--- flow/design.v ---
module ALUcntrl
(
input [3:0] Opcode,
input [3:0] OpcodeExt_ImmHi,
input [15:0] Reg2Data,
input [3:0] Rsrc_ImmLo,
output reg [3:0] ALUctrl,
output reg [15:0] Rsrc_Imm
);
reg [15:0] signExt, zeroExt, shiftExt;
reg [7:0] Imm;
parameter ADDI = 4'b0101;
parameter SUBI = 4'b1001;
parameter CMPI = 4'b1011;
parameter ANDI = 4'b0001;
parameter ORI = 4'b0010;
parameter XORI = 4'b0011;
parameter MOVI = 4'b1101;
parameter LSH= 4'b1000;
parameter LUI = 4'b1111;
parameter ADD = 4'b0101;
parameter SUB = 4'b1001;
parameter CMP = 4'b1011;
parameter AND = 4'b0001;
parameter OR = 4'b0010;
parameter XOR = 4'b0011;
parameter MOV = 4'b1101;
always@(*) begin
	Rsrc_Imm <= 16'b0;
	Imm <= {OpcodeExt_ImmHi[3:0], Rsrc_ImmLo[3:0]};  
	zeroExt <= {8'b00000000, Imm[7:0]};  
	signExt <= {{8{Imm[7]}}, Imm[7:0]};  
	shiftExt <= {{12{Rsrc_ImmLo[3]}}, Imm[3:0]};  
	case(Opcode) 
		ADDI: begin ALUctrl <= 4'b0101; Rsrc_Imm <= signExt; end
		SUBI: begin ALUctrl <= 4'b1001; Rsrc_Imm <= signExt; end
		CMPI: begin ALUctrl <= 4'b1011; Rsrc_Imm <= signExt; end
		ANDI: begin ALUctrl <= 4'b0001; Rsrc_Imm <= zeroExt; end
		ORI: begin ALUctrl <= 4'b0010; Rsrc_Imm <= zeroExt; end
		XORI: begin ALUctrl <= 4'b0011; Rsrc_Imm <= zeroExt; end
		MOVI: begin ALUctrl <= 4'b1101; Rsrc_Imm <= zeroExt; end
		LSH:
			if(OpcodeExt_ImmHi[2])  
			begin
				ALUctrl <= 4'b0100;
			end
		else if (OpcodeExt_ImmHi[0])
			begin
				ALUctrl <= 4'b0111;  
				Rsrc_Imm <= shiftExt;
			end
		else 
			begin
				ALUctrl <= 4'b0000;  
				Rsrc_Imm <= shiftExt;
			end
		LUI:
		begin
			ALUctrl <= 4'b1111; 
			Rsrc_Imm <= {8'b0, Imm[7:0]};
		end
		default: case(OpcodeExt_ImmHi)  
			ADD: begin ALUctrl <= 4'b0101; Rsrc_Imm <= Reg2Data; end
			SUB: begin ALUctrl <= 4'b1001; Rsrc_Imm <= Reg2Data; end
			CMP: begin ALUctrl <= 4'b1011; Rsrc_Imm <= Reg2Data; end
			AND: begin ALUctrl <= 4'b0001; Rsrc_Imm <= Reg2Data; end
			OR: begin ALUctrl <= 4'b0010; Rsrc_Imm <= Reg2Data; end
			XOR: begin ALUctrl <= 4'b0011; Rsrc_Imm <= Reg2Data; end
			MOV: begin ALUctrl <= 4'b1101; Rsrc_Imm <= Reg2Data; end
			default: begin ALUctrl <= 4'b0000; Rsrc_Imm <= Reg2Data; end 
			endcase
		endcase
	end
endmodule
module ALU (
	input clk,
	input Reset,
	input ALUen,
	input [15:0] Rdest,
	input [15:0] Rsrc,
	input [3:0] alucont,
	output reg [15:0] result,
	output reg [15:0] PSR
);
parameter ADD = 4'b0101;
parameter SUB = 4'b1001;
parameter AND = 4'b0001;
parameter OR = 4'b0010;
parameter XOR = 4'b0011;
parameter LSH = 4'b0100;
parameter LSHI = 4'b0000;
parameter RSHI = 4'b0111;
parameter CMP = 4'b1011;
parameter MOV = 4'b1101;
parameter LUI = 4'b1111;
reg [16:0] temp;   
reg [15:0] PSR_next;  
always @(posedge clk) begin
	if (~Reset) PSR <= 16'b0;
	else PSR <= PSR_next & 16'h00E5;
end
always @(*) begin
	result = 16'b0;
	temp = 17'b0;
	PSR_next = PSR;
	if (ALUen) begin
	case (alucont)
		AND: result = Rdest & Rsrc;  
		OR: result = Rdest | Rsrc;   
		XOR: result = Rdest ^ Rsrc;  
		MOV: result = Rsrc; 		 
		ADD: begin
			temp = Rdest + Rsrc;  
			result = temp[15:0];  
			PSR_next[0] = temp[16];  
			PSR_next[5] = (Rdest[15] == Rsrc[15]) && (result[15] != Rdest[15]);  
		end
		SUB: begin
			temp = Rdest + (~Rsrc + 1);  
			result = temp[15:0];  
			PSR_next[0] = temp[16];  
			PSR_next[5] = (Rdest[15] != Rsrc[15]) && (result[15] != Rdest[15]);  
		end
		LSH: begin
			if (Rsrc == 16'b1111111111111111) begin       
				 result = Rdest >> 1;          				 
			end else if (Rsrc == 16'h0001) begin			 
				 result = Rdest << 1;          				 
			end else begin
				 result = Rdest;               				 
			end
      end
		LSHI:begin
			result = Rdest << Rsrc;  
		end
		RSHI:begin
			result = Rdest >> Rsrc;  
		end
		CMP: begin
			temp = Rdest - Rsrc;	 
		   result = 16'b0;
			PSR_next[6] = (temp[15:0] == 16'b0);    
			PSR_next[7] = temp[16];                 
			PSR_next[2] = (temp[15] == 1'b1);       
		end
		LUI:
			result = (Rsrc << 8) | Rdest[7:0];  
		default: result = 16'b0;  
	endcase
	end
end
endmodule
module mux(
input [15:0] data1, data2,
input select,
output [15:0] dataout
);
assign dataout = select ? data1 : data2;
endmodule
module Controller(
input clk,
input Reset,
input [3:0] OpCode,
input [3:0] OpCodeExt_ImmHi,
input [3:0] RSource_ImmLo,     
output reg AluEn,
output reg MemMuxEn,
output reg RegFileEn,
output reg MemWriteEn,
output reg PCEn,
output reg InstrEn,
output reg PCRead,
output reg PCWrite
);
reg [3:0] state;
reg [3:0] NS;
parameter FETCH = 4'b0000;
parameter DECODE = 4'b0001;
parameter MEMEX = 4'b0010;  
parameter ALUEX = 4'b0011;  
parameter REGWB = 4'b0111;
parameter MEMWB = 4'b0100;
parameter JEX = 4'b0101;
parameter JEXWB = 4'b1000;
parameter PCUPDATE = 4'b1111;
parameter MEMTYPE = 4'b0100;
parameter BranchTYPE = 4'b1100;
always @(posedge clk) begin
	if(~Reset)
	begin
	state <= FETCH;
	end
	else state <= NS;
end
always @(*) begin
	NS <= FETCH;
	case(state)
		FETCH:NS<= DECODE;
		DECODE:begin
			case(OpCode)
				MEMTYPE:begin
					if(OpCodeExt_ImmHi == 4'b0000 || OpCodeExt_ImmHi == 4'b0100)begin
					NS <= MEMEX;  
					end
					if(OpCodeExt_ImmHi == 4'b1100 || OpCodeExt_ImmHi == 4'b1000 || OpCodeExt_ImmHi == 4'b1111)begin
					NS <= JEX;  
					end
				end
				BranchTYPE: NS <= JEX;
				default: NS <= ALUEX;
				endcase
		end
		MEMEX:NS <= MEMWB;
		ALUEX:NS <= REGWB;
		REGWB: NS <= JEX;
		MEMWB: NS <= JEX;
		JEX: NS <= JEXWB;
		JEXWB: NS <= PCUPDATE;
		PCUPDATE: NS <= FETCH;
		default:NS <= FETCH;
	endcase
		if(~Reset)
		begin
			NS <= FETCH;
		end
end
always @(*) begin
	AluEn <= 0;
	MemMuxEn <= 0;
	RegFileEn <= 0;
	PCEn <= 0;
	MemWriteEn <= 0;
	InstrEn <= 0;
	PCRead <= 0;
	PCWrite <= 0;
	case(state)
		FETCH:begin
			AluEn <= 0;
			MemMuxEn <= 0;
			RegFileEn <= 0;
			PCEn <= 0;
			MemWriteEn <= 0;
			InstrEn <= 1;
			PCRead <= 1;
			PCWrite <= 0;
		end
		DECODE:begin
		end
		MEMEX: begin
		MemMuxEn <= 1;
		end
		ALUEX:AluEn <= 1;
		MEMWB:begin
			if(OpCode == 4'b0100 && OpCodeExt_ImmHi == 4'b0100) begin
				MemWriteEn <=1;
				RegFileEn <= 0;
			end
			else if(OpCode == 4'b0100 && OpCodeExt_ImmHi == 4'b0000)begin
				MemMuxEn <= 1;
				RegFileEn <= 1;
			end
			else
			RegFileEn <=1;
		end
		REGWB: begin
		if((OpCode == 4'b0000 && OpCodeExt_ImmHi == 4'b1011)||(OpCode == 4'b1011 || (OpCode == 4'b0100 && OpCodeExt_ImmHi == 4'b0100))) RegFileEn <=0;
		else RegFileEn <=1;
		AluEn <= 1;
		end
		JEX: begin
			PCEn <= 1;
		end
		JEXWB: begin
			PCWrite <=1;
			MemWriteEn <= 1;
		end
		PCUPDATE: begin
			PCRead <= 1;
		end
		default: RegFileEn <=0;
		endcase
end
endmodule
module InstrReg(
input clk,
input En,
input [15:0] instruction,
output reg[3:0] opcode,
output reg[3:0] opcodeExt_ImmHi,
output reg[3:0] Rdest,
output reg[3:0] Rsrc_ImmLo
);
always @(posedge clk)
	if(En)begin
		opcode <= instruction[15:12];  
		Rdest <= instruction[11:8];	 
		opcodeExt_ImmHi <= instruction[7:4];	 
		Rsrc_ImmLo <= instruction[3:0];  
	end
endmodule
module PCControl(
input clk, PCen, Reset,
input [15:0] PSR,             
input [15:0] RegData,
input [3:0] dispLo,           
input [3:0] OpcodeExt_dispHi,
input [3:0] CondRlink,        
input [3:0] Opcode,           
output reg [15:0]PC           
);
reg [3:0] RlinkIndex;
reg [15:0] Rlink [7:0];
parameter JUMP = 4'b0100;
parameter BCOND = 4'b1100;
parameter EQ = 4'b0000;  
parameter NE = 4'b0001;  
parameter GE = 4'b1101;  
parameter CS = 4'b0010;  
parameter CC = 4'b0011;  
parameter HI = 4'b0100;  
parameter LS = 4'b0101;  
parameter LO = 4'b1010;  
parameter HS = 4'b1011;  
parameter GT = 4'b0110;  
parameter LE = 4'b0111;  
parameter FS = 4'b1000;  
parameter FC = 4'b1001;  
parameter LT = 4'b1100;  
parameter UC = 4'b1110;  
parameter JAL = 4'b1000;  
parameter JCOND = 4'b1100;  
parameter RET = 4'b1111;  
always @(posedge clk) begin
if(~Reset) begin
	PC <= 16'h0;
	RlinkIndex <= 4'd0;
end
else if(PCen)begin
    case (Opcode)
        JUMP: begin
            case (OpcodeExt_dispHi)
                JAL: begin
						  if (RlinkIndex < 8) begin
								Rlink[RlinkIndex] <= PC + 1'b1;
								RlinkIndex <= RlinkIndex + 1'b1;
							end
                    PC <= RegData;
                end
                JCOND: begin
                    case (CondRlink)
                        EQ: PC <= PSR[6] ? RegData : PC + 1'b1;   
                        NE: PC <= ~PSR[6] ? RegData : PC + 1'b1;  
                        GE: PC <= (PSR[7] | PSR[6]) ? RegData : PC + 1'b1;  
                        CS: PC <= PSR[0] ? RegData : PC + 1'b1;  
                        CC: PC <= ~PSR[0] ? RegData : PC + 1'b1;  
                        HI: PC <= PSR[2] ? RegData : PC + 1'b1;  
                        LS: PC <= ~PSR[2] ? RegData : PC + 1'b1;  
                        LO: PC <= (~PSR[2] & ~PSR[6]) ? RegData : PC + 1'b1;  
                        HS: PC <= (PSR[2] | PSR[6]) ? RegData : PC + 1'b1;  
                        GT: PC <= PSR[7] ? RegData : PC + 1'b1;  
                        LE: PC <= ~PSR[7] ? RegData : PC + 1'b1;  
                        FS: PC <= PSR[5] ? RegData : PC + 1'b1;  
                        FC: PC <= ~PSR[5] ? RegData : PC + 1'b1;  
                        LT: PC <= (~PSR[7] & ~PSR[6]) ? RegData : PC + 1'b1;  
                        UC: PC <= RegData;  
                        default: PC <= PC + 1'b1;  
                    endcase
                end
                RET: begin
					 if(RlinkIndex >0) begin
							RlinkIndex <= RlinkIndex - 1;
                    PC <= Rlink[RlinkIndex - 1];
                end else begin
						 PC <= PC +1;
						 end
					 end
                default: PC <= PC + 1'b1;  
            endcase
        end
        BCOND: begin
            case (CondRlink)
                EQ: PC <= PSR[6] ? PC + {{8{OpcodeExt_dispHi[3]}},OpcodeExt_dispHi[3:0], dispLo[3:0]} : PC + 1'b1;   
                NE: PC <= ~PSR[6] ? PC + {{8{OpcodeExt_dispHi[3]}},OpcodeExt_dispHi[3:0], dispLo[3:0]} : PC + 1'b1;  
                GE: PC <= (PSR[7] | PSR[6]) ? PC + {{8{OpcodeExt_dispHi[3]}},OpcodeExt_dispHi[3:0], dispLo[3:0]} : PC + 1'b1;  
                CS: PC <= PSR[0] ? PC + {{8{OpcodeExt_dispHi[3]}},OpcodeExt_dispHi[3:0], dispLo[3:0]} : PC + 1'b1;  
                CC: PC <= ~PSR[0] ? PC + {{8{OpcodeExt_dispHi[3]}},OpcodeExt_dispHi[3:0], dispLo[3:0]} : PC + 1'b1;  
                HI: PC <= PSR[2] ? PC + {{8{OpcodeExt_dispHi[3]}},OpcodeExt_dispHi[3:0], dispLo[3:0]} : PC + 1'b1;  
                LS: PC <= ~PSR[2] ? PC + {{8{OpcodeExt_dispHi[3]}},OpcodeExt_dispHi[3:0], dispLo[3:0]} : PC + 1'b1;  
                LO: PC <= (~PSR[2] & ~PSR[6]) ? PC + {{8{OpcodeExt_dispHi[3]}},OpcodeExt_dispHi[3:0], dispLo[3:0]} : PC + 1'b1;  
                HS: PC <= (PSR[2] | PSR[6]) ? PC + {{8{OpcodeExt_dispHi[3]}},OpcodeExt_dispHi[3:0], dispLo[3:0]} : PC + 1'b1;  
                GT: PC <= PSR[7] ? PC + {{8{OpcodeExt_dispHi[3]}},OpcodeExt_dispHi[3:0], dispLo[3:0]} : PC + 1'b1;  
                LE: PC <= ~PSR[7] ? PC + {{8{OpcodeExt_dispHi[3]}},OpcodeExt_dispHi[3:0], dispLo[3:0]} : PC + 1'b1;  
                FS: PC <= PSR[5] ? PC + {{8{OpcodeExt_dispHi[3]}},OpcodeExt_dispHi[3:0], dispLo[3:0]} : PC + 1'b1;  
                FC: PC <= ~PSR[5] ? PC + {{8{OpcodeExt_dispHi[3]}},OpcodeExt_dispHi[3:0], dispLo[3:0]} : PC + 1'b1;  
                LT: PC <= (~PSR[7] & ~PSR[6]) ? PC + {{8{OpcodeExt_dispHi[3]}},OpcodeExt_dispHi[3:0], dispLo[3:0]} : PC + 1'b1;  
                UC: PC <= PC + {{8{OpcodeExt_dispHi[3]}},OpcodeExt_dispHi[3:0], dispLo[3:0]};  
                default: PC <= PC + 1'b1;  
            endcase
        end
        default: PC <= PC + 1'b1;  
    endcase
	 end
end
endmodule
module RegFile (
	 input Reset,
    input clk,                     
    input En,                      
    input [3:0] read_addr,         
    input [3:0] readwrite_addr,    
    input [15:0] write_data,       
    output [15:0] read_data1,      
    output [15:0] read_data2       
);
	reg [15:0] registers [15:0];
	integer i;  
always @(posedge clk) begin
        if (!Reset) begin
            for (i = 0; i < 16; i = i + 1) begin
		    registers[i] <= 16'h0000;  
            end
        end 
	else if (En) begin  
            registers[readwrite_addr] <= write_data;  
        end
		  end
 assign read_data2 = registers[read_addr];  
 assign read_data1 = registers[readwrite_addr];  
endmodule
module CPUCore(
input clk,
input Reset,
output wire [15:0] mem_addr,
output wire        mem_we,
output wire [15:0] mem_wdata,
input  wire [15:0] mem_rdata
);
wire[3:0] OpCodeExt_ImmHi;
wire[3:0] OpCode;
wire[3:0] Rdest;
wire[3:0] Rsrc_ImmLo;
wire AluEn;
wire MemMuxEn;
wire RegFileEn;
wire MemWriteEn;
wire PCEn;
wire InstrEn;
wire PCRead;
wire PCWrite;
wire [15:0] PC;
wire[15:0] read_data1;  
wire[15:0] read_data2;
wire [15:0] MemData;
wire [15:0] Rsrc_ImmData;
wire [15:0] ALUResult;
wire [15:0] PSR;
wire [3:0]alucont;
wire [15:0] Mem_a1;
wire [15:0] MemAddr;
wire [15:0] AluMuxOut;
wire [15:0] MemDataFromMux;
assign MemData   = mem_rdata;
assign mem_addr  = MemAddr;
assign mem_we    = MemWriteEn;
assign mem_wdata = MemDataFromMux;
InstrReg InstrReg(
.clk(clk),
.En(InstrEn),
.instruction(MemData),
.opcode(OpCode),
.opcodeExt_ImmHi(OpCodeExt_ImmHi),
.Rdest(Rdest),
.Rsrc_ImmLo(Rsrc_ImmLo)
);
Controller Controller(
	.clk(clk),
	.Reset(Reset),
	.OpCode(OpCode),
	.OpCodeExt_ImmHi(OpCodeExt_ImmHi),
	.RSource_ImmLo(Rsrc_ImmLo),
	.AluEn(AluEn),
	.MemMuxEn(MemMuxEn),
	.RegFileEn(RegFileEn),
	.PCEn(PCEn),
	.PCRead(PCRead),
	.PCWrite(PCWrite),
	.MemWriteEn(MemWriteEn),
	.InstrEn(InstrEn)
);
PCControl PCControl(
	.Reset(Reset),
	.clk(clk),
	.PSR(PSR),
	.PCen(PCEn),
	.RegData(read_data2),
	.dispLo(Rsrc_ImmLo),   
	.OpcodeExt_dispHi(OpCodeExt_ImmHi),
	.CondRlink(Rdest),
	.Opcode(OpCode),  
	.PC(PC)  
);
RegFile RegFile (
	 .Reset(Reset),
    .clk(clk),                 
    .En(RegFileEn),                  
    .read_addr(Rsrc_ImmLo),  
    .readwrite_addr(Rdest),    
    .write_data(AluMuxOut),   
    .read_data1(read_data1),  
    .read_data2(read_data2)   
);
ALUcntrl ALUcntrl
(
	.Opcode(OpCode),
	.OpcodeExt_ImmHi(OpCodeExt_ImmHi),
	.Reg2Data(read_data2),
	.Rsrc_ImmLo(Rsrc_ImmLo),
	.ALUctrl(alucont),
	.Rsrc_Imm(Rsrc_ImmData)
);
ALU ALU (
	.clk(clk),
	.Reset(Reset),
	.ALUen(AluEn),
	.Rdest(read_data1),
	.Rsrc(Rsrc_ImmData),
	.alucont(alucont),
	.result(ALUResult),
	.PSR(PSR)
);
mux muxALu(
.select(MemMuxEn),
.data1(MemData),
.data2(ALUResult),
.dataout(AluMuxOut)
);
mux muxMEM1(
.select(PCWrite),
.data1(16'h8000),
.data2(read_data2),  
.dataout(Mem_a1)
);
mux muxMEM2(
.select(PCRead),
.data1(PC),
.data2(Mem_a1),
.dataout(MemAddr)
);
mux muxMEMdata(
.select(PCWrite),
.data1(PC),
.data2(read_data1),
.dataout(MemDataFromMux)
);
endmodule
--- flow/run.sh ---
#!/bin/bash
# the make line also repeats each setting of config.mk as NAME=value (left out here)
make -C /OpenROAD-flow-scripts/flow DESIGN_CONFIG=/design/flow/config.mk WORK_HOME=/design/flow/orfs CLKGATE_MAP_FILE= finish
--- flow/config.mk ---
export PLATFORM = sky130hd
export DESIGN_NAME = CPUCore
export DESIGN_NICKNAME = CPUCore
export VERILOG_FILES = /design/flow/design.v
export SDC_FILE = /design/flow/constraint.sdc
export NUM_CORES = 4
export LEC_CHECK = 0
export ABC_AREA = 1
export CAP_MARGIN = 10
export CELL_PAD_IN_SITES_DETAIL_PLACEMENT = 0
export CORE_MARGIN = 2
export CORE_UTILIZATION = 72
export GPL_TIMING_DRIVEN = 1
export PLACE_DENSITY = 0.66
export SETUP_SLACK_MARGIN = -0.34
export SLEW_MARGIN = 20
--- flow/constraint.sdc ---
create_clock -name core_clock -period 5.03 [get_ports {clk}]
set_input_delay 1.0060 -clock core_clock [delete_from_list [all_inputs] [get_ports {clk}]]
set_output_delay 1.0060 -clock core_clock [all_outputs]
set_load 0.01 [all_outputs]
==> flow_metrics.env, run 1 <==
# implementation run metrics
export IMPL_status="finished with violations"
export IMPL_violations="negative setup slack"
export IMPL_cell_internal_pwr_mw=7.03
export IMPL_synthAdderAreaFrac=0.0210
export IMPL_num_rows=81
export IMPL_hpwl_um=97200
export IMPL_max_slew_margin_rel=0.104
export IMPL_clk_path_buf_depth=3
export IMPL_critPathSlowestCell="clkdlybuf4s50_1"
export IMPL_power_frac_clock=0.317
export IMPL_post_route_period_util=1.04
export IMPL_r2r_cells=21
export IMPL_gr_total_overflow=0
export IMPL_die_area_um2=50800
export IMPL_final_area_um2=37800
export IMPL_synthTopCellsByCount="nand2_1 (941), o21ai_0 (659), a21oi_1 (579)"
export IMPL_r2r_end="RegFile.registers[11][10]"
export IMPL_core_area_um2=48600
export IMPL_endpoint_kind="output pin"
export IMPL_clock_latency_ns=0.64
export IMPL_critPathBufInv=3
export IMPL_async_flop_share=0
export IMPL_hp_start="Controller.state[6]"
export IMPL_cts_clk_slew_worst_paths_ns=0.06
export IMPL_initCoreUtil=0.725
export IMPL_synth_logic_top_family="AND-OR/OR-AND gates"
export IMPL_fillers=3633
export IMPL_ys_sh_xor=0.00596
export IMPL_cp_required_ns=4.02
export IMPL_worstSetupPathType="reg -> out"
export IMPL_combPwrFrac=0.314
export IMPL_slowest_delay_ns=0.63
export IMPL_vias=40000
export IMPL_grtUsageTotal=0.569
export IMPL_htreeDepth=2
export IMPL_yosys_stat_area_um2=35300
export IMPL_cp_endpoint="mem_wdata[9]"
export IMPL_path_max_fanout=92
export IMPL_viasPerCell=7.27
export IMPL_synth_cell_types=66
export IMPL_port_buffers=50
export IMPL_die_w_um=225
export IMPL_area_leaders="edfxtp_1 (34%), nand2_1 (10%), o21ai_0 (9.3%)"
export IMPL_clk_power_mw=3.57
export IMPL_setup_viol=50
export IMPL_drt_iter0_drc=10300
export IMPL_die_y_um=225
export IMPL_pre_cts_ws_ns=0.272
export IMPL_avgSynthCellArea_um2=7.13
export IMPL_synth_cells=4949
export IMPL_final_setup_tns_ns=-1.88
export IMPL_seqPwrFrac=0.369
export IMPL_whs_path_depth=2
export IMPL_ys_seq_share=0.364
export IMPL_top_cell_area_share=0.340
export IMPL_ys_cells=4949
export IMPL_post_dp_cell_area_um2=36200
export IMPL_antenna_found_initial=5
export IMPL_min_to="Controller.state[7]"
export IMPL_drtPass1Iterations=22
export IMPL_fmax_mhz=191
export IMPL_grt_pass1_wl_um=216000
export IMPL_cts_buffers=46
export IMPL_swShare=0.376
export IMPL_max_cap_violations=0
export IMPL_grt_max_degree=93
export IMPL_warning_count=50
export IMPL_p_seq_mw=4.16
export IMPL_synth_mux_area_fraction=0.00755
export IMPL_switchingPower_mw=4.23
export IMPL_power_leakage_nw=15.2
export IMPL_simple_gate_area_frac=0.249
export IMPL_synth_area_um2=35300
export IMPL_clkSinkCount=442
export IMPL_period_minus_slack_ns=5.23
export IMPL_maxPowerGroup="registers"
export IMPL_worstPathCellList="buf_12 -> buf_4 -> nor2_1 -> a21oi_1 -> o21ai_0 -> o211ai_1 -> nand2_1 -> o21ai_0 -> clkdlybuf4s50_1"
export IMPL_final_core_util=0.777
export IMPL_powerComb_mw=3.53
export IMPL_synthAoiAreaFrac=0.255
export IMPL_top_area_cell="edfxtp_1"
export IMPL_power_density_nw_per_um2=298
export IMPL_io_pins=51
export IMPL_clock_skew_ns=0.0318
export IMPL_gp_congestion=1.11
export IMPL_peakVddDrop_mv=0.336
export IMPL_grt_pass1_vias=36400
export IMPL_finalPower_mw=11.3
export IMPL_routed_wirelength_um=148000
export IMPL_finalHoldViolCount=0
export IMPL_hp_class="reg -> reg"
export IMPL_startpoint_type="flip-flop"
export IMPL_max_slew_worst_pin_slew_ns=1.34
export IMPL_hold_buffers=0
export IMPL_syn_nets=5025
export IMPL_synth_main_ff_cell="edfxtp_1"
export IMPL_wl_per_cell_um=26.9
export IMPL_drt_drc_violations_left=0
export IMPL_ant_nets=0
export IMPL_crit_top_cell="o21ai_0"
export IMPL_cts_tree="built"
export IMPL_critPathArrivalTime_ns=4.22
export IMPL_root_buffer="clkbuf_16"
export IMPL_path_depth=9
export IMPL_slew_violations=0
export IMPL_ys_ff=442
export IMPL_top_cell="nand2_1"
export IMPL_final_setup_worst_slack_ns=-0.196
export IMPL_area_delta_synth_final_pct=7.17
export IMPL_edf_count=400
export IMPL_yosys_warnings=6
export IMPL_r2r_setup_slack_ns=-0.10
export IMPL_critPathTopFamily="buffers and inverters"
export IMPL_fin_nets=4921
what timing repair did:
item                                    CTS  global route
setup buffers                             0             2
endpoints found under the setup margin    0            42
gates resized                             0             0
layer usage:
layer | routed length [um] | track usage | part of all wire | up-vias
met1 | 44700 | 0.662 | 0.30 | 17400
met5 | 74 | 0 | 0.00050 | -
met4 | 17400 | 0.487 | 0.12 | 6
met3 | 28100 | 0.256 | 0.19 | 1426
met2 | 57800 | 0.796 | 0.39 | 4038
li1 | - | - | - | 17100
stage by stage:
stage | hold WS, ns | instances
floorplan | 0.407 | 4949
global placement | 0.415 | 5417
detailed placement | 0.419 | 5417
CTS | 0.434 | 5501
global route | 0.448 | 5503
finish | 0.438 | 5504
cell type report:
class                      instances  area, um^2  share of cell area
antenna                            1        2.50           0.0000662
clock buffer                      55        1210              0.0319
clock inverter                    29         335             0.00887
inverter                         448        1680              0.0445
multi-input combinational       3693       19100               0.504
sequential                       442       12900               0.340
tap                              622         778              0.0206
timing repair buffer             214        1870              0.0495
==> inputs of run 2 (changes only) <==
Settings changed: ABC_AREA 1 to not set, CORE_ASPECT_RATIO set to 0.88, CORE_UTILIZATION 72 to 49, PLACE_DENSITY 0.66 to 0.43, SETUP_SLACK_MARGIN -0.34 to 1.44, TNS_END_PERCENT set to 30.
Clock period 5.03 ns to 5.51 ns, I/O delays scaled along.
==> run 2 against run 1 <==
- the run now finishes clean
- first-iteration DRC count shrank 49%
- sequential power down 7.9%
- synthesized area decreased by 11%
- routed wire length is 7.5% higher
==> flow_metrics.env, run 2 <==
# implementation run metrics
export IMPL_max_slew_worst_pin_slew_ns=1.20
export IMPL_root_buffer="clkbuf_16"
export IMPL_slew_violations=0
export IMPL_ys_seq_share=0.410
export IMPL_combPwrFrac=0.351
export IMPL_num_rows=86
export IMPL_synth_mux_area_fraction=0.168
export IMPL_drtPass1Iterations=10
export IMPL_drt_iter0_drc=5287
export IMPL_die_area_um2=66000
export IMPL_simple_gate_area_frac=0.162
export IMPL_hpwl_um=110000
export IMPL_vias=31400
export IMPL_r2r_end="RegFile.registers[8][11]"
export IMPL_synth_logic_top_family="AND-OR/OR-AND gates"
export IMPL_top_cell_area_share=0.383
export IMPL_path_depth=19
export IMPL_cell_internal_pwr_mw=7.11
export IMPL_cts_tree="built"
export IMPL_area_leaders="edfxtp_1 (38%), mux4_2 (12%), nor2_1 (4.5%)"
export IMPL_synth_area_um2=31400
export IMPL_final_setup_worst_slack_ns=0.486
export IMPL_routed_wl_met3_um=29000
export IMPL_port_buffers=50
export IMPL_critPathBufInv=9
export IMPL_status="timing/DRC/antenna clean"
export IMPL_ys_sh_xor=0.0145
export IMPL_slowest_delay_ns=0.63
export IMPL_cts_clk_slew_worst_paths_ns=0.07
export IMPL_maxPowerGroup="combinational cells"
export IMPL_clock_skew_ns=0.0262
export IMPL_hold_buffers=0
export IMPL_clk_path_buf_depth=3
export IMPL_grtUsageTotal=0.470
export IMPL_clkSinkCount=442
export IMPL_max_slew_margin_rel=0.200
export IMPL_seqPwrFrac=0.344
export IMPL_ant_nets=0
export IMPL_hp_start="Controller.state[3]"
export IMPL_final_core_util=0.597
export IMPL_power_leakage_nw=13.5
export IMPL_setup_viol=0
export IMPL_viasPerCell=7.63
export IMPL_grt_pass1_vias=29200
export IMPL_finalPower_mw=11.1
export IMPL_htreeDepth=2
export IMPL_peakVddDrop_mv=0.383
export IMPL_routed_wirelength_um=159000
export IMPL_warning_count=53
export IMPL_final_area_um2=37600
export IMPL_synth_cell_types=103
export IMPL_avgSynthCellArea_um2=10.3
export IMPL_switchingPower_mw=4.02
export IMPL_io_pins=51
export IMPL_top_area_cell="edfxtp_1"
export IMPL_synthAdderAreaFrac=0.0236
export IMPL_yosys_warnings=6
export IMPL_worstPathCellList="buf_12 -> buf_6 -> buf_12 -> mux4_2 -> mux4_2 -> a21o_1 -> buf_6 -> or4_4 -> buf_6 -> nor4_4 -> buf_4 -> buf_4 -> clkbuf_4 -> mux2i_1 -> nand2_1 -> o211ai_2 -> o21ai_4 -> buf_4 -> nor2_1"
export IMPL_endpoint_kind="flip-flop"
export IMPL_path_max_fanout=16
export IMPL_fmax_mhz=199
export IMPL_startpoint_type="flip-flop"
export IMPL_r2r_setup_slack_ns=0.49
export IMPL_ys_cells=3039
export IMPL_r2r_cells=19
export IMPL_async_flop_share=0
export IMPL_cp_required_ns=5.85
export IMPL_synth_cells=3039
export IMPL_cts_buffers=46
export IMPL_period_minus_slack_ns=5.02
export IMPL_p_seq_mw=3.83
export IMPL_synth_main_ff_cell="edfxtp_1"
export IMPL_fin_nets=3308
export IMPL_antenna_found_initial=8
export IMPL_core_area_um2=62900
export IMPL_post_route_period_util=0.912
export IMPL_die_w_um=274
export IMPL_grt_pass1_wl_um=219000
export IMPL_syn_nets=3115
export IMPL_max_cap_violations=0
export IMPL_critPathSlowestCell="mux4_2"
export IMPL_powerComb_mw=3.91
export IMPL_edf_count=400
export IMPL_topRoutingLayerUsed="met5"
export IMPL_grt_max_degree=66
export IMPL_die_y_um=241
export IMPL_gr_total_overflow=0
export IMPL_synthAoiAreaFrac=0.173
export IMPL_power_frac_clock=0.305
export IMPL_min_to="Controller.state[2]"
export IMPL_finalHoldViolCount=0
export IMPL_clk_power_mw=3.39
export IMPL_critPathArrivalTime_ns=5.37
export IMPL_final_setup_tns_ns=0
export IMPL_power_density_nw_per_um2=296
export IMPL_critPathTopFamily="buffers and inverters"
export IMPL_post_dp_cell_area_um2=33800
export IMPL_swShare=0.361
export IMPL_ys_ff=442
export IMPL_hp_class="reg -> reg"
export IMPL_yosys_stat_area_um2=31400
export IMPL_gp_congestion=1.09
export IMPL_synthTopCellsByCount="edfxtp_1 (400), nor2_1 (376), nand2_1 (262)"
export IMPL_dr_wl_met2_um=63000
export IMPL_clock_latency_ns=0.62
export IMPL_drt_drc_violations_left=0
export IMPL_whs_path_depth=1
export IMPL_wl_per_cell_um=38.7
export IMPL_pre_cts_ws_ns=0.260
export IMPL_top_cell="edfxtp_1"
export IMPL_area_delta_synth_final_pct=19.8
export IMPL_initCoreUtil=0.498
export IMPL_cp_endpoint="RegFile.registers[8][11]"
export IMPL_rsz0062_at_grt="yes"
export IMPL_worstSetupPathType="reg -> reg"
export IMPL_routedLengthMet1_um=59000
## run 2: repair_timing
action / CTS / global route
cloned: 8 / 5
setup buffers: 69 / 17
pin swaps: 28 / 20
gates resized: 169 / 105
endpoints found under the setup margin: 302 / 307
## run 2: layout make-up
| type | instances | area, um^2 |
|---|---|---|
| clock inverters | 32 | 385 |
| inverters | 87 | 335 |
| clock buffers | 54 | 1200 |
| repair buffers | 401 | 3640 |
| flip-flops and latches | 442 | 12900 |
| well taps | 836 | 1050 |
| multi-input cells | 2254 | 18000 |
| fillers | 5019 | 25400 |
| diodes | 8 | 20.0 |
## run 2: through the flow
step	hold WS, ns	std cells
floorplan	0.424	3039
global placement	0.439	3921
detailed placement	0.448	3921
CTS	0.463	4084
global route	0.488	4107
finish	0.465	4114
## run 2: layer usage
metal | up-vias | global-route usage
li1 | 12200 | -
met1 | 15300 | 0.644
met2 | 3206 | 0.640
met3 | 660 | 0.219
met4 | 4 | 0.188
met5 | - | 0.0139
==> inputs of run 3 (changes only) <==
Settings changed: ABC_AREA set to 1, CAP_MARGIN 10 to 20, CELL_PAD_IN_SITES_DETAIL_PLACEMENT 0 to not set, CORE_ASPECT_RATIO 0.88 to not set, CORE_UTILIZATION 49 to 72, CTS_CLUSTER_DIAMETER set to 393, CTS_CLUSTER_SIZE set to 94, GPL_TIMING_DRIVEN 1 to not set, PLACE_DENSITY 0.43 to 0.6, SETUP_SLACK_MARGIN 1.44 to not set, TNS_END_PERCENT 30 to not set.
Clock period 5.51 ns to 3.75 ns, I/O delays scaled along.
==> run 3 against run 2 <==
- the flow now stops in 5_1_grt
- die size decreased by 23%
- synthesized cell count increased by 63%
- synthesized area increased by 13%
==> flow_metrics.env, run 3 <==
# yosys + openroad results
export IMPL_edf_count=400
export IMPL_gp_congestion=1.12
export IMPL_synth_cell_types=66
export IMPL_ys_seq_share=0.364
export IMPL_ys_sh_xor=0.00596
export IMPL_die_y_um=225
export IMPL_lastStage="5_1_grt"
export IMPL_clkSinkCount=442
export IMPL_synth_logic_top_family="AND-OR/OR-AND gates"
export IMPL_synthTopCellsByCount="nand2_1 (941), o21ai_0 (659), a21oi_1 (579)"
export IMPL_synth_area_um2=35300
export IMPL_pre_cts_ws_ns=-0.474
export IMPL_error="[ERROR GRT-0232] Routing congestion too high. Check the congestion heatmap in the GUI."
export IMPL_ys_cells=4949
export IMPL_die_area_um2=50800
export IMPL_root_buffer="clkbuf_16"
export IMPL_synth_mux_area_fraction=0.00755
export IMPL_synth_cells=4949
export IMPL_top_cell="nand2_1"
export IMPL_initCoreUtil=0.725
export IMPL_placedCellCount=5754
export IMPL_num_rows=81
export IMPL_synthAoiAreaFrac=0.255
export IMPL_top_area_cell="edfxtp_1"
export IMPL_area_leaders="edfxtp_1 (34%), nand2_1 (10%), o21ai_0 (9.3%)"
export IMPL_io_pins=51
export IMPL_top_cell_area_share=0.340
export IMPL_status="stopped before the end"
export IMPL_hpwl_um=105000
export IMPL_cts_buffers=8
export IMPL_grtUsageTotal=0.756
export IMPL_ys_ff=442
export IMPL_avgSynthCellArea_um2=7.13
export IMPL_syn_nets=5025
export IMPL_die_w_um=225
export IMPL_core_area_um2=48600
export IMPL_clk_path_buf_depth=3
export IMPL_async_flop_share=0
export IMPL_synthAdderAreaFrac=0.0210
export IMPL_htreeDepth=1
export IMPL_yosys_stat_area_um2=35300
export IMPL_yosys_warnings=6
export IMPL_synth_main_ff_cell="edfxtp_1"
export IMPL_port_buffers=50
export IMPL_simple_gate_area_frac=0.249
export IMPL_gr_total_overflow=67
## run 3: stage by stage
stage,hold WS (ns),total power [mW],cell area (um^2)
after global placement,0.411,10.8,39200
after floorplan,0.407,8.53,35400
after detailed placement,0.444,10.9,39200
after CTS,0.466,12.9,40500
## run 3: timing repair
item,in CTS
setup endpoints to repair,290
hold buffers,0
pin swaps,53
setup buffers,27
cloned,10
gates resized,189
## run 3: routing by layer
layer / overflow / GRT usage
met3: 1 / 0.604
met1: 1 / 0.778
met4: 33 / 0.704
met5: 0 / 0.290
met2: 32 / 0.919
==> inputs of run 4 (changes only) <==
Settings changed: ABC_AREA 1 to not set, CAP_MARGIN 20 to 10, CELL_PAD_IN_SITES_DETAIL_PLACEMENT set to 0, CORE_UTILIZATION 72 to 55, CTS_CLUSTER_DIAMETER 393 to not set, CTS_CLUSTER_SIZE 94 to not set, GPL_TIMING_DRIVEN set to 1, PLACE_DENSITY 0.6 to 0.61, SETUP_SLACK_MARGIN set to 1.44.
Clock period 3.75 ns to 5.51 ns, I/O delays scaled along.
==> run 4 against run 3 <==
- the run again fails in 5_1_grt
- die size is 16% higher
- synthesized cell count decreased by 39%
- synthesized area down 11%
==> flow_metrics.env, run 4 <==
# yosys + openroad results
export IMPL_htreeDepth=2
export IMPL_synth_mux_area_fraction=0.168
export IMPL_gp_congestion=1.11
export IMPL_die_area_um2=58900
export IMPL_synthTopCellsByCount="edfxtp_1 (400), nor2_1 (376), nand2_1 (262)"
export IMPL_die_y_um=243
export IMPL_synth_main_ff_cell="edfxtp_1"
export IMPL_grtUsageTotal=0.774
export IMPL_ys_ff=442
export IMPL_synthAoiAreaFrac=0.173
export IMPL_edf_count=400
export IMPL_top_cell="edfxtp_1"
export IMPL_synth_logic_top_family="AND-OR/OR-AND gates"
export IMPL_placedCellCount=3810
export IMPL_syn_nets=3115
export IMPL_io_pins=51
export IMPL_ys_cells=3039
export IMPL_cts_buffers=47
export IMPL_synthAdderAreaFrac=0.0236
export IMPL_synth_area_um2=31400
export IMPL_hpwl_um=111000
export IMPL_top_cell_area_share=0.383
export IMPL_pre_cts_ws_ns=0.195
export IMPL_initCoreUtil=0.556
export IMPL_top_area_cell="edfxtp_1"
export IMPL_avgSynthCellArea_um2=10.3
export IMPL_ys_sh_xor=0.0145
export IMPL_yosys_warnings=6
export IMPL_die_w_um=243
export IMPL_ys_seq_share=0.410
export IMPL_clk_path_buf_depth=3
export IMPL_synth_cell_types=103
export IMPL_async_flop_share=0
export IMPL_error="[ERROR GRT-0232] Routing congestion too high. Check the congestion heatmap in the GUI."
export IMPL_area_leaders="edfxtp_1 (38%), mux4_2 (12%), nor2_1 (4.5%)"
export IMPL_gr_total_overflow=42
export IMPL_root_buffer="clkbuf_16"
export IMPL_synth_cells=3039
export IMPL_num_rows=87
export IMPL_port_buffers=50
export IMPL_simple_gate_area_frac=0.162
export IMPL_lastStage="5_1_grt"
export IMPL_core_area_um2=56400
export IMPL_clkSinkCount=442
export IMPL_status="stopped before the end"
export IMPL_yosys_stat_area_um2=31400
## run 4: per-layer routing
metal | global-route usage | GRT overflow
met1 | 0.805 | 2
met2 | 0.883 | 17
met3 | 0.692 | 3
met4 | 0.676 | 19
met5 | 0.426 | 1
## run 4: repair_timing
item                                    CTS
hold buffers                              0
resized                                 689
buffers inserted                        190
pin swaps                                66
endpoints found under the setup margin  306
gates cloned                             18
## run 4: through the flow
stage / hold WS (ns) / util / total power [mW] / area, um^2
2_1_floorplan: 0.424 / - / 5.79 / 31700
3_3_place_gp: 0.440 / 0.596 / 6.89 / 33600
4_1_cts: 0.482 / 0.700 / 11.1 / 39500
3_5_place_dp: 0.461 / 0.596 / 6.94 / 33600
==> inputs of run 5 (changes only) <==
Settings changed: CORE_UTILIZATION 55 to 72, CTS_CLUSTER_DIAMETER set to 49, CTS_CLUSTER_SIZE set to 32, PLACE_DENSITY 0.61 to 0.42, SETUP_SLACK_MARGIN 1.44 to 1.04.
Clock period 5.51 ns to 3.63 ns, I/O delays scaled along.
==> run 5 against run 4 <==
- the flow again stops in 5_1_grt
- synthesized cell count stayed put
- die size is 23% lower
- synthesized area stayed put
==> flow_metrics.env, run 5 <==
# yosys + openroad results
export IMPL_clkSinkCount=442
export IMPL_synthAdderAreaFrac=0.0236
export IMPL_port_buffers=50
export IMPL_avgSynthCellArea_um2=10.3
export IMPL_synth_main_ff_cell="edfxtp_1"
export IMPL_num_rows=76
export IMPL_die_y_um=213
export IMPL_top_cell_area_share=0.383
export IMPL_ys_cells=3039
export IMPL_status="stopped before the end"
export IMPL_async_flop_share=0
export IMPL_gp_congestion=1.49
export IMPL_initCoreUtil=0.728
export IMPL_simple_gate_area_frac=0.162
export IMPL_placedCellCount=4024
export IMPL_ys_seq_share=0.410
export IMPL_error="[ERROR GRT-0116] Global routing finished with congestion. Check the congestion regions in the DRC Viewer."
export IMPL_io_pins=51
export IMPL_top_area_cell="edfxtp_1"
export IMPL_die_area_um2=45200
export IMPL_synthAoiAreaFrac=0.173
export IMPL_synth_logic_top_family="AND-OR/OR-AND gates"
export IMPL_yosys_stat_area_um2=31400
export IMPL_top_cell="edfxtp_1"
export IMPL_die_w_um=213
export IMPL_synth_cells=3039
export IMPL_root_buffer="clkbuf_16"
export IMPL_edf_count=400
export IMPL_syn_nets=3115
export IMPL_grtUsageTotal=0.987
export IMPL_ys_ff=442
export IMPL_area_leaders="edfxtp_1 (38%), mux4_2 (12%), nor2_1 (4.5%)"
export IMPL_synthTopCellsByCount="edfxtp_1 (400), nor2_1 (376), nand2_1 (262)"
export IMPL_synth_area_um2=31400
export IMPL_core_area_um2=43100
export IMPL_hold_buffers=0
export IMPL_synth_cell_types=103
export IMPL_htreeDepth=2
export IMPL_hpwl_um=101000
export IMPL_pre_cts_ws_ns=-1.26
export IMPL_clk_path_buf_depth=3
export IMPL_yosys_warnings=6
export IMPL_gr_total_overflow=1820
export IMPL_ys_sh_xor=0.0145
export IMPL_lastStage="5_1_grt"
export IMPL_cts_buffers=42
export IMPL_synth_mux_area_fraction=0.168
## run 5: metrics by stage
| step | TNS, ns | area (um^2) | hold slack, ns |
|---|---|---|---|
| after global placement | -224.27 | 37000 | 0.442 |
| after floorplan | -274.41 | 32200 | 0.424 |
| after detailed placement | -248.71 | 37000 | 0.458 |
| after CTS | -248.39 | 40300 | 0.467 |
## run 5: timing repair
action	in CTS
pin swaps	87
buffers inserted	54
endpoints found under the setup margin	683
gates resized	264
gates cloned	9
## run 5: routing by layer
layer	GRT overflow	global-route usage
met5	32	0.845
met3	266	0.927
met4	448	1.01
met1	316	0.963
met2	758	1.06
==> inputs of run 6 (changes only) <==
Settings changed: CTS_CLUSTER_DIAMETER 49 to not set, PLACE_DENSITY 0.42 to not set, PLACE_DENSITY_LB_ADDON set to 0.0, SETUP_SLACK_MARGIN 1.04 to -0.16.
Clock period 3.63 ns to 2.44 ns, I/O delays scaled along.
==> run 6 against run 5 <==
- the flow stops in 4_1_cts
- die size unchanged
- synthesized cell count unchanged
- synthesized area unchanged
==> flow_metrics.env, run 6 <==
# yosys + openroad results
export IMPL_die_w_um=213
export IMPL_yosys_stat_area_um2=31400
export IMPL_gp_congestion=1.46
export IMPL_synth_main_ff_cell="edfxtp_1"
export IMPL_top_cell="edfxtp_1"
export IMPL_port_buffers=50
export IMPL_synth_cell_types=103
export IMPL_async_flop_share=0
export IMPL_top_cell_area_share=0.383
export IMPL_io_pins=51
export IMPL_synth_logic_top_family="AND-OR/OR-AND gates"
export IMPL_synthAoiAreaFrac=0.173
export IMPL_synthAdderAreaFrac=0.0236
export IMPL_area_leaders="edfxtp_1 (38%), mux4_2 (12%), nor2_1 (4.5%)"
export IMPL_pre_cts_ws_ns=-2.65
export IMPL_avgSynthCellArea_um2=10.3
export IMPL_status="stopped before the end"
export IMPL_error="[ERROR DPL-0038] Utilization greater than 100%, impossible to legalize"
export IMPL_post_dp_cell_area_um2=40100
export IMPL_simple_gate_area_frac=0.162
export IMPL_core_area_um2=43100
export IMPL_yosys_warnings=6
export IMPL_initCoreUtil=0.728
export IMPL_lastStage="4_1_cts"
export IMPL_synthTopCellsByCount="edfxtp_1 (400), nor2_1 (376), nand2_1 (262)"
export IMPL_syn_nets=3115
export IMPL_ys_ff=442
export IMPL_synth_area_um2=31400
export IMPL_ys_cells=3039
export IMPL_top_area_cell="edfxtp_1"
export IMPL_die_area_um2=45200
export IMPL_synth_cells=3039
export IMPL_ys_seq_share=0.410
export IMPL_hpwl_um=122000
export IMPL_edf_count=400
export IMPL_num_rows=76
export IMPL_synth_mux_area_fraction=0.168
export IMPL_ys_sh_xor=0.0145
export IMPL_die_y_um=213
==> run 6: through the flow <==
stage	cells	total power, mW
global placement	4378	16.8
floorplan	3039	13.2
detailed placement	4378	17.4
==> inputs of run 7 (changes only) <==
Settings changed: CTS_CLUSTER_DIAMETER set to 93, GPL_ROUTABILITY_DRIVEN set to 0, SETUP_SLACK_MARGIN -0.16 to 0.4.
Clock period 2.44 ns to 3.63 ns, I/O delays scaled along.
==> run 7 against run 6 <==
- the flow stops in 5_1_grt
- die size unchanged
- synthesized area unchanged
- synthesized cell count unchanged
==> flow_metrics.env, run 7 <==
# yosys + openroad results
export IMPL_status="stopped before the end"
export IMPL_lastStage="5_1_grt"
export IMPL_error="[ERROR GRT-0116] Global routing finished with congestion. Check the congestion regions in the DRC Viewer."
export IMPL_die_area_um2=45200
export IMPL_io_pins=51
export IMPL_gr_total_overflow=33
export IMPL_num_rows=76
export IMPL_top_area_cell="edfxtp_1"
export IMPL_synth_mux_area_fraction=0.168
export IMPL_synthTopCellsByCount="edfxtp_1 (400), nor2_1 (376), nand2_1 (262)"
export IMPL_yosys_warnings=6
export IMPL_synthAoiAreaFrac=0.173
export IMPL_synth_logic_top_family="AND-OR/OR-AND gates"
export IMPL_clk_path_buf_depth=3
export IMPL_top_cell="edfxtp_1"
export IMPL_synthAdderAreaFrac=0.0236
export IMPL_simple_gate_area_frac=0.162
export IMPL_placedCellCount=4028
export IMPL_top_cell_area_share=0.383
export IMPL_port_buffers=50
export IMPL_core_area_um2=43100
export IMPL_die_w_um=213
export IMPL_htreeDepth=1
export IMPL_area_leaders="edfxtp_1 (38%), mux4_2 (12%), nor2_1 (4.5%)"
export IMPL_synth_main_ff_cell="edfxtp_1"
export IMPL_ys_ff=442
export IMPL_async_flop_share=0
export IMPL_synth_cell_types=103
export IMPL_hpwl_um=99500
export IMPL_syn_nets=3115
export IMPL_root_buffer="clkbuf_16"
export IMPL_yosys_stat_area_um2=31400
export IMPL_avgSynthCellArea_um2=10.3
export IMPL_hold_buffers=0
export IMPL_edf_count=400
export IMPL_ys_sh_xor=0.0145
export IMPL_synth_cells=3039
export IMPL_synth_area_um2=31400
export IMPL_clkSinkCount=442
export IMPL_ys_seq_share=0.410
export IMPL_die_y_um=213
export IMPL_grtUsageTotal=0.813
export IMPL_ys_cells=3039
export IMPL_initCoreUtil=0.728
export IMPL_cts_buffers=23
-- run 7: repair_timing --
action | CTS
gates cloned | 7
resized | 158
setup buffers | 29
pin swaps | 24
setup endpoints to repair | 306
-- run 7: per-stage QoR --
step	area [um^2]	util	setup TNS [ns]	setup WS, ns
detailed placement	36600	0.851	-269.59	-1.32
CTS	38600	0.896	-245.47	-1.09
floorplan	31800	-	-274.43	-1.61
global placement	36600	0.851	-224.03	-1.12
-- run 7: metal layers --
| layer | GRT usage | overflow |
|---|---|---|
| met5 | 0.553 | 4 |
| met4 | 0.747 | 15 |
| met3 | 0.726 | 10 |
| met2 | 0.916 | 4 |
| met1 | 0.834 | 0 |
==> inputs of run 8 (changes only) <==
Settings changed: ABC_AREA set to 0, CAP_MARGIN 10 to 0, CELL_PAD_IN_SITES_DETAIL_PLACEMENT 0 to 2, CORE_MARGIN 2 to 8, CORE_UTILIZATION 72 to 40, CTS_CLUSTER_DIAMETER 93 to 133, CTS_CLUSTER_SIZE 32 to not set, GPL_TIMING_DRIVEN 1 to not set, MAX_ROUTING_LAYER set to met4, MIN_ROUTING_LAYER set to met1, PLACE_DENSITY set to 0.87, PLACE_DENSITY_LB_ADDON 0.0 to not set, SETUP_SLACK_MARGIN 0.4 to -0.55, SLEW_MARGIN 20 to 5, TNS_END_PERCENT set to 35.
Clock period 3.63 ns to 8.34 ns, I/O delays scaled along.
==> run 8 against run 7 <==
- the run again fails in 5_1_grt
- die size is 94% higher
- synthesized area unchanged
- synthesized cell count is the same
==> flow_metrics.env, run 8 <==
# yosys + openroad results
export IMPL_status="stopped before the end"
export IMPL_lastStage="5_1_grt"
export IMPL_error="[ERROR GRT-0116] Global routing finished with congestion. Check the congestion regions in the DRC Viewer."
export IMPL_hpwl_um=167000
export IMPL_ys_cells=3039
export IMPL_core_area_um2=77600
export IMPL_post_cts_buffers=0
export IMPL_initCoreUtil=0.404
export IMPL_port_buffers=50
export IMPL_pre_cts_ws_ns=-0.0195
export IMPL_synth_cells=3039
export IMPL_edf_count=400
export IMPL_top_cell_area_share=0.383
export IMPL_io_pins=51
export IMPL_simple_gate_area_frac=0.162
export IMPL_hold_buffers=0
export IMPL_htreeDepth=2
export IMPL_clk_path_buf_depth=3
export IMPL_avgSynthCellArea_um2=10.3
export IMPL_syn_nets=3115
export IMPL_die_w_um=296
export IMPL_clkSinkCount=442
export IMPL_synthAdderAreaFrac=0.0236
export IMPL_grtUsageTotal=0.746
export IMPL_synthAoiAreaFrac=0.173
export IMPL_die_y_um=296
export IMPL_ctsResizeCount=0
export IMPL_yosys_stat_area_um2=31400
export IMPL_ys_ff=442
export IMPL_async_flop_share=0
export IMPL_die_area_um2=87600
export IMPL_ys_seq_share=0.410
export IMPL_top_area_cell="edfxtp_1"
export IMPL_yosys_warnings=6
export IMPL_synth_mux_area_fraction=0.168
export IMPL_synth_main_ff_cell="edfxtp_1"
export IMPL_cts_buffers=51
export IMPL_gr_total_overflow=3021
export IMPL_synthTopCellsByCount="edfxtp_1 (400), nor2_1 (376), nand2_1 (262)"
export IMPL_ys_sh_xor=0.0145
export IMPL_num_rows=102
export IMPL_synth_logic_top_family="AND-OR/OR-AND gates"
export IMPL_synth_cell_types=103
export IMPL_root_buffer="clkbuf_16"
export IMPL_synth_area_um2=31400
export IMPL_area_leaders="edfxtp_1 (38%), mux4_2 (12%), nor2_1 (4.5%)"
export IMPL_top_cell="edfxtp_1"
==> run 8: layer usage <==
layer  GRT usage  overflow
met1       0.714       268
met2       0.869      1858
met3       0.647       249
met4       0.723       646
met5           -         -
==> run 8: through the flow <==
| stage | area, um^2 | cells | hold WS (ns) |
|---|---|---|---|
| CTS | 34400 | 4055 | 0.505 |
| detailed placement | 32700 | 3964 | 0.464 |
| floorplan | 31400 | 3039 | 0.424 |
| global placement | 32700 | 3964 | 0.437 |
==> inputs of run 9 (changes only) <==
Settings changed: ABC_AREA 0 to 1, CAP_MARGIN 0 to 15, CELL_PAD_IN_SITES_DETAIL_PLACEMENT 2 to not set, CORE_MARGIN 8 to 2, CTS_CLUSTER_DIAMETER 133 to not set, GPL_ROUTABILITY_DRIVEN 0 to not set, GPL_TIMING_DRIVEN set to 0, MAX_ROUTING_LAYER met4 to not set, MIN_ROUTING_LAYER met1 to not set, PLACE_DENSITY 0.87 to 0.6, SETUP_SLACK_MARGIN -0.55 to not set, SLEW_MARGIN 5 to 20, TNS_END_PERCENT 35 to not set.
Clock period 8.34 ns to 8.0 ns, I/O delays scaled along.
==> run 9 against run 8 <==
- now clean on timing, DRC and antenna
- synthesized area rose by 13%
- synthesized cell count rose by 63%
- die size rose by 3.4%
==> flow_metrics.env, run 9 <==
# implementation run metrics
export IMPL_core_area_um2=87000
export IMPL_fmax_mhz=147
export IMPL_slew_violations=0
export IMPL_maxPowerGroup="registers"
export IMPL_simple_gate_area_frac=0.249
export IMPL_logic_area_um2=19100
export IMPL_cts_tree="built"
export IMPL_top_cell_area_share=0.340
export IMPL_die_w_um=301
export IMPL_path_depth=25
export IMPL_drtPass1Iterations=14
export IMPL_avgSynthCellArea_um2=7.13
export IMPL_top_area_cell="edfxtp_1"
export IMPL_io_pins=51
export IMPL_synth_cell_types=66
export IMPL_edf_count=400
export IMPL_switchingPower_mw=2.99
export IMPL_die_y_um=301
export IMPL_ant_nets=0
export IMPL_drt_iter0_drc=7122
export IMPL_power_density_nw_per_um2=194
export IMPL_swShare=0.393
export IMPL_post_cts_buffers=0
export IMPL_clk_path_buf_depth=3
export IMPL_wl_per_cell_um=33.4
export IMPL_final_setup_tns_ns=0
export IMPL_htreeDepth=2
export IMPL_rsz0062_at_grt="no"
export IMPL_clk_power_mw=2.51
export IMPL_min_to="Controller.state[2]"
export IMPL_worstSetupPathType="reg -> reg"
export IMPL_async_flop_share=0
export IMPL_post_route_period_util=0.850
export IMPL_area_leaders="edfxtp_1 (34%), nand2_1 (10%), o21ai_0 (9.3%)"
export IMPL_ys_cells=4949
export IMPL_vias=41400
export IMPL_p_seq_mw=2.61
export IMPL_cts_buffers=51
export IMPL_path_max_fanout=11
export IMPL_cell_internal_pwr_mw=4.60
export IMPL_drt_drc_violations_left=0
export IMPL_initCoreUtil=0.405
export IMPL_max_cap_violations=0
export IMPL_clkSinkCount=442
export IMPL_hold_buffers=0
export IMPL_combPwrFrac=0.325
export IMPL_r2r_cells=25
export IMPL_gp_congestion=1.08
export IMPL_cts_clk_slew_worst_paths_ns=0.06
export IMPL_antenna_found_initial=6
export IMPL_status="timing/DRC/antenna clean"
export IMPL_ys_ff=442
export IMPL_gr_total_overflow=0
export IMPL_slowest_delay_ns=0.83
export IMPL_placedCellCount=6168
export IMPL_area_delta_synth_final_pct=11.1
export IMPL_ys_seq_share=0.364
export IMPL_warning_count=48
export IMPL_critPathTopFamily="AND-OR/OR-AND gates"
export IMPL_num_rows=108
export IMPL_r2r_setup_slack_ns=1.20
export IMPL_synth_cells=4949
export IMPL_syn_nets=5025
export IMPL_grtUsageTotal=0.449
export IMPL_peakVddDrop_mv=0.195
export IMPL_crit_top_cell="o21ai_0"
export IMPL_critPathSlowestCell="buf_1"
export IMPL_synth_mux_area_fraction=0.00755
export IMPL_yosys_warnings=6
export IMPL_powerComb_mw=2.47
export IMPL_grt_pass1_wl_um=288000
export IMPL_port_buffers=49
export IMPL_fillers=9158
export IMPL_finalHoldViolCount=0
export IMPL_clock_skew_ns=0.0676
export IMPL_root_buffer="clkbuf_16"
export IMPL_clock_latency_ns=0.68
export IMPL_startpoint_type="flip-flop"
export IMPL_synth_main_ff_cell="edfxtp_1"
export IMPL_viasPerCell=6.60
export IMPL_synthAdderAreaFrac=0.0210
export IMPL_final_seq_area_um2=12900
export IMPL_endpoint_kind="flip-flop"
export IMPL_hp_class="reg -> reg"
export IMPL_top_cell="nand2_1"
export IMPL_setup_viol=0
export IMPL_synth_area_um2=35300
export IMPL_yosys_stat_area_um2=35300
export IMPL_synthTopCellsByCount="nand2_1 (941), o21ai_0 (659), a21oi_1 (579)"
export IMPL_grt_pass1_vias=37700
export IMPL_power_frac_clock=0.331
export IMPL_synthAoiAreaFrac=0.255
export IMPL_hp_start="Controller.state[3]"
export IMPL_power_leakage_nw=15.4
export IMPL_die_area_um2=90600
export IMPL_hpwl_um=151000
export IMPL_grt_max_degree=23
export IMPL_seqPwrFrac=0.344
export IMPL_cp_endpoint="RegFile.registers[13][15]"
export IMPL_whs_path_depth=2
export IMPL_synth_logic_top_family="AND-OR/OR-AND gates"
export IMPL_cp_required_ns=8.39
export IMPL_critPathBufInv=6
export IMPL_ys_sh_xor=0.00596
export IMPL_r2r_end="RegFile.registers[13][15]"
export IMPL_critPathArrivalTime_ns=7.19
export IMPL_period_minus_slack_ns=6.80
export IMPL_routed_wirelength_um=209000
export IMPL_fin_nets=5143
export IMPL_fin_cells=6268
export IMPL_ctsResizeCount=0
export IMPL_max_slew_worst_pin_slew_ns=1.36
export IMPL_max_slew_margin_rel=0.0954
==> run 9: routing by layer <==
metal / global-route usage / share of wire
met4: 0.315 / 0.087
met2: 0.658 / 0.41
met1: 0.570 / 0.37
met3: 0.124 / 0.13
met5: 0.00476 / 0.00025
==> run 9: layout make-up <==
class	count	share of cell area
clock buffers	65	0.0355
multi-input cells	3693	0.486
repair buffers	65	0.0161
clock inverters	29	0.00903
diodes	5	0.000319
flip-flops and latches	442	0.328
plain buffers	366	0.0450
inverters	448	0.0429
well taps	1155	0.0369
==> run 9: through the flow <==
step / total power [mW] / setup WS [ns] / instance area, um^2 / util / hold slack, ns
detailed placement: 4.96 / 1.77 / 37400 / 0.430 / 0.420
finish: 7.59 / 1.20 / 39200 / 0.450 / 0.428
global placement: 4.97 / 1.45 / 37200 / 0.428 / 0.423
CTS: 7.41 / 1.67 / 39200 / 0.450 / 0.428
floorplan: 3.98 / 3.80 / 35300 / - / 0.407
global route: 7.74 / 1.27 / 39200 / 0.450 / 0.445
==> inputs of run 10 (changes only) <==
Settings changed: CAP_MARGIN 15 to 0, CELL_PAD_IN_SITES_DETAIL_PLACEMENT set to 2, CELL_PAD_IN_SITES_GLOBAL_PLACEMENT set to 3, CORE_MARGIN 2 to 8, CTS_CLUSTER_DIAMETER set to 133, GPL_ROUTABILITY_DRIVEN set to 0, GPL_TIMING_DRIVEN 0 to not set, MAX_ROUTING_LAYER set to met5, MIN_ROUTING_LAYER set to met1, PLACE_DENSITY 0.6 to 0.87, SETUP_SLACK_MARGIN set to -0.55, SLEW_MARGIN 20 to 5, TNS_END_PERCENT set to 35.
Clock period 8.0 ns to 8.34 ns, I/O delays scaled along.
==> run 10 against run 9 <==
- critical path type is now reg -> out
- first-iteration DRC count is 48% lower
- via count fell by 4.6%
- non-clock buffer count decreased by 264
- synthesized area stayed put
- global-route usage shrank 7.3 points
==> flow_metrics.env, run 10 <==
# implementation run metrics
export IMPL_status="timing/DRC/antenna clean"
export IMPL_hp_class="reg -> reg"
export IMPL_swShare=0.390
export IMPL_cp_endpoint="mem_addr[8]"
export IMPL_hold_buffers=0
export IMPL_clk_power_mw=2.32
export IMPL_io_pins=51
export IMPL_powerComb_mw=2.15
export IMPL_area_leaders="edfxtp_1 (34%), nand2_1 (10%), o21ai_0 (9.3%)"
export IMPL_clkSinkCount=442
export IMPL_die_y_um=313
export IMPL_grtUsageTotal=0.376
export IMPL_drtPass1Iterations=6
export IMPL_cts_tree="built"
export IMPL_worstSetupPathType="reg -> out"
export IMPL_clk_path_buf_depth=3
export IMPL_yosys_warnings=6
export IMPL_final_seq_area_um2=12900
export IMPL_syn_nets=5025
export IMPL_pre_cts_ws_ns=2.09
export IMPL_peakVddDrop_mv=0.166
export IMPL_top_cell="nand2_1"
export IMPL_synth_cell_types=66
export IMPL_max_slew_worst_pin_slew_ns=1.24
export IMPL_final_setup_worst_slack_ns=1.66
export IMPL_hpwl_um=130000
export IMPL_whs_path_depth=2
export IMPL_dr_wl_met2_um=88300
export IMPL_synth_mux_area_fraction=0.00755
export IMPL_num_rows=109
export IMPL_die_area_um2=98000
export IMPL_maxPowerGroup="registers"
export IMPL_r2r_cells=24
export IMPL_critPathTopFamily="buffers and inverters"
export IMPL_period_minus_slack_ns=6.68
export IMPL_timing_hold_ws_ns=0.440
export IMPL_cell_internal_pwr_mw=4.27
export IMPL_topRoutingLayerUsed="met5"
export IMPL_startpoint_type="flip-flop"
export IMPL_wl_per_cell_um=32.1
export IMPL_synthAdderAreaFrac=0.0210
export IMPL_cts_clk_slew_worst_paths_ns=0.06
export IMPL_r2r_setup_slack_ns=1.83
export IMPL_power_frac_clock=0.332
export IMPL_path_depth=10
export IMPL_ant_nets=0
export IMPL_synthAoiAreaFrac=0.255
export IMPL_routed_wl_met3_um=15100
export IMPL_htreeDepth=2
export IMPL_fillers=10400
export IMPL_fmax_mhz=150
export IMPL_ys_seq_share=0.364
export IMPL_drt_drc_violations_left=0
export IMPL_clock_skew_ns=0.0326
export IMPL_power_density_nw_per_um2=184
export IMPL_max_cap_violations=0
export IMPL_slew_violations=0
export IMPL_p_seq_mw=2.53
export IMPL_final_core_util=0.434
export IMPL_path_max_fanout=34
export IMPL_top_area_cell="edfxtp_1"
export IMPL_warning_count=54
export IMPL_r2r_end="RegFile.registers[8][11]"
export IMPL_port_buffers=50
export IMPL_gr_total_overflow=0
export IMPL_synth_area_um2=35300
export IMPL_ctsResizeCount=0
export IMPL_grt_pass1_wl_um=279000
export IMPL_routedLengthMet1_um=76500
export IMPL_grt_pass1_vias=40900
export IMPL_top_cell_area_share=0.340
export IMPL_edf_count=400
export IMPL_vias=39500
export IMPL_worstPathCellList="inv_2 -> buf_4 -> nor2_1 -> nand2_1 -> nand3_1 -> nand3_1 -> nand2_1 -> inv_1 -> o22ai_1 -> clkdlybuf4s50_1"
export IMPL_post_cts_buffers=0
export IMPL_drt_iter0_drc=3724
export IMPL_ys_ff=442
export IMPL_ys_cells=4949
export IMPL_synthTopCellsByCount="nand2_1 (941), o21ai_0 (659), a21oi_1 (579)"
export IMPL_simple_gate_area_frac=0.249
export IMPL_seqPwrFrac=0.361
export IMPL_critPathSlowestCell="dfxtp_2"
export IMPL_slowest_delay_ns=0.88
export IMPL_endpoint_kind="output pin"
export IMPL_clock_latency_ns=0.63
export IMPL_fin_nets=4880
export IMPL_cts_buffers=52
export IMPL_ys_sh_xor=0.00596
export IMPL_finalPower_mw=7.00
export IMPL_cp_required_ns=6.67
export IMPL_logic_area_um2=19100
export IMPL_post_route_period_util=0.801
export IMPL_combPwrFrac=0.307
export IMPL_setup_viol=0
export IMPL_viasPerCell=6.57
export IMPL_synth_cells=4949
export IMPL_hp_start="Controller.state[3]"
export IMPL_finalHoldViolCount=0
export IMPL_root_buffer="clkbuf_16"
export IMPL_rsz0062_at_grt="no"
export IMPL_min_to="Controller.state[2]"
export IMPL_critPathBufInv=4
export IMPL_power_leakage_nw=15.0
export IMPL_final_setup_tns_ns=0
export IMPL_avgSynthCellArea_um2=7.13
export IMPL_core_area_um2=87800
export IMPL_switchingPower_mw=2.73
export IMPL_async_flop_share=0
export IMPL_grt_max_degree=155
export IMPL_max_slew_margin_rel=0.172
export IMPL_synth_main_ff_cell="edfxtp_1"
export IMPL_synth_logic_top_family="AND-OR/OR-AND gates"
export IMPL_area_delta_synth_final_pct=8.11
export IMPL_die_w_um=313
export IMPL_routed_wirelength_um=193000
export IMPL_yosys_stat_area_um2=35300
export IMPL_critPathArrivalTime_ns=5.01
export IMPL_antenna_found_initial=5
export IMPL_initCoreUtil=0.402
run 10: stage by stage:
step	cells	cell area (um^2)
floorplan	4949	35300
global placement	5915	36500
detailed placement	5915	36500
CTS	6009	38100
global route	6009	38100
finish	6012	38100
run 10: final cells by class:
type | instances | share of cell area
inverters | 448 | 0.0441
well taps | 1165 | 0.0382
clock buffers | 63 | 0.0355
flip-flops and latches | 442 | 0.338
diodes | 3 | 0.000197
repair buffers | 167 | 0.0367
clock inverters | 31 | 0.00781
multi-input cells | 3693 | 0.500
run 10: layer usage:
| layer | vias to the layer above | track usage |
|---|---|---|
| met3 | 585 | 0.0597 |
| met1 | 20000 | 0.473 |
| met5 | - | 0 |
| met2 | 1847 | 0.611 |
| li1 | 17000 | - |
| met4 | 2 | 0.215 |
Power is estimated from default activity; no workload was simulated.
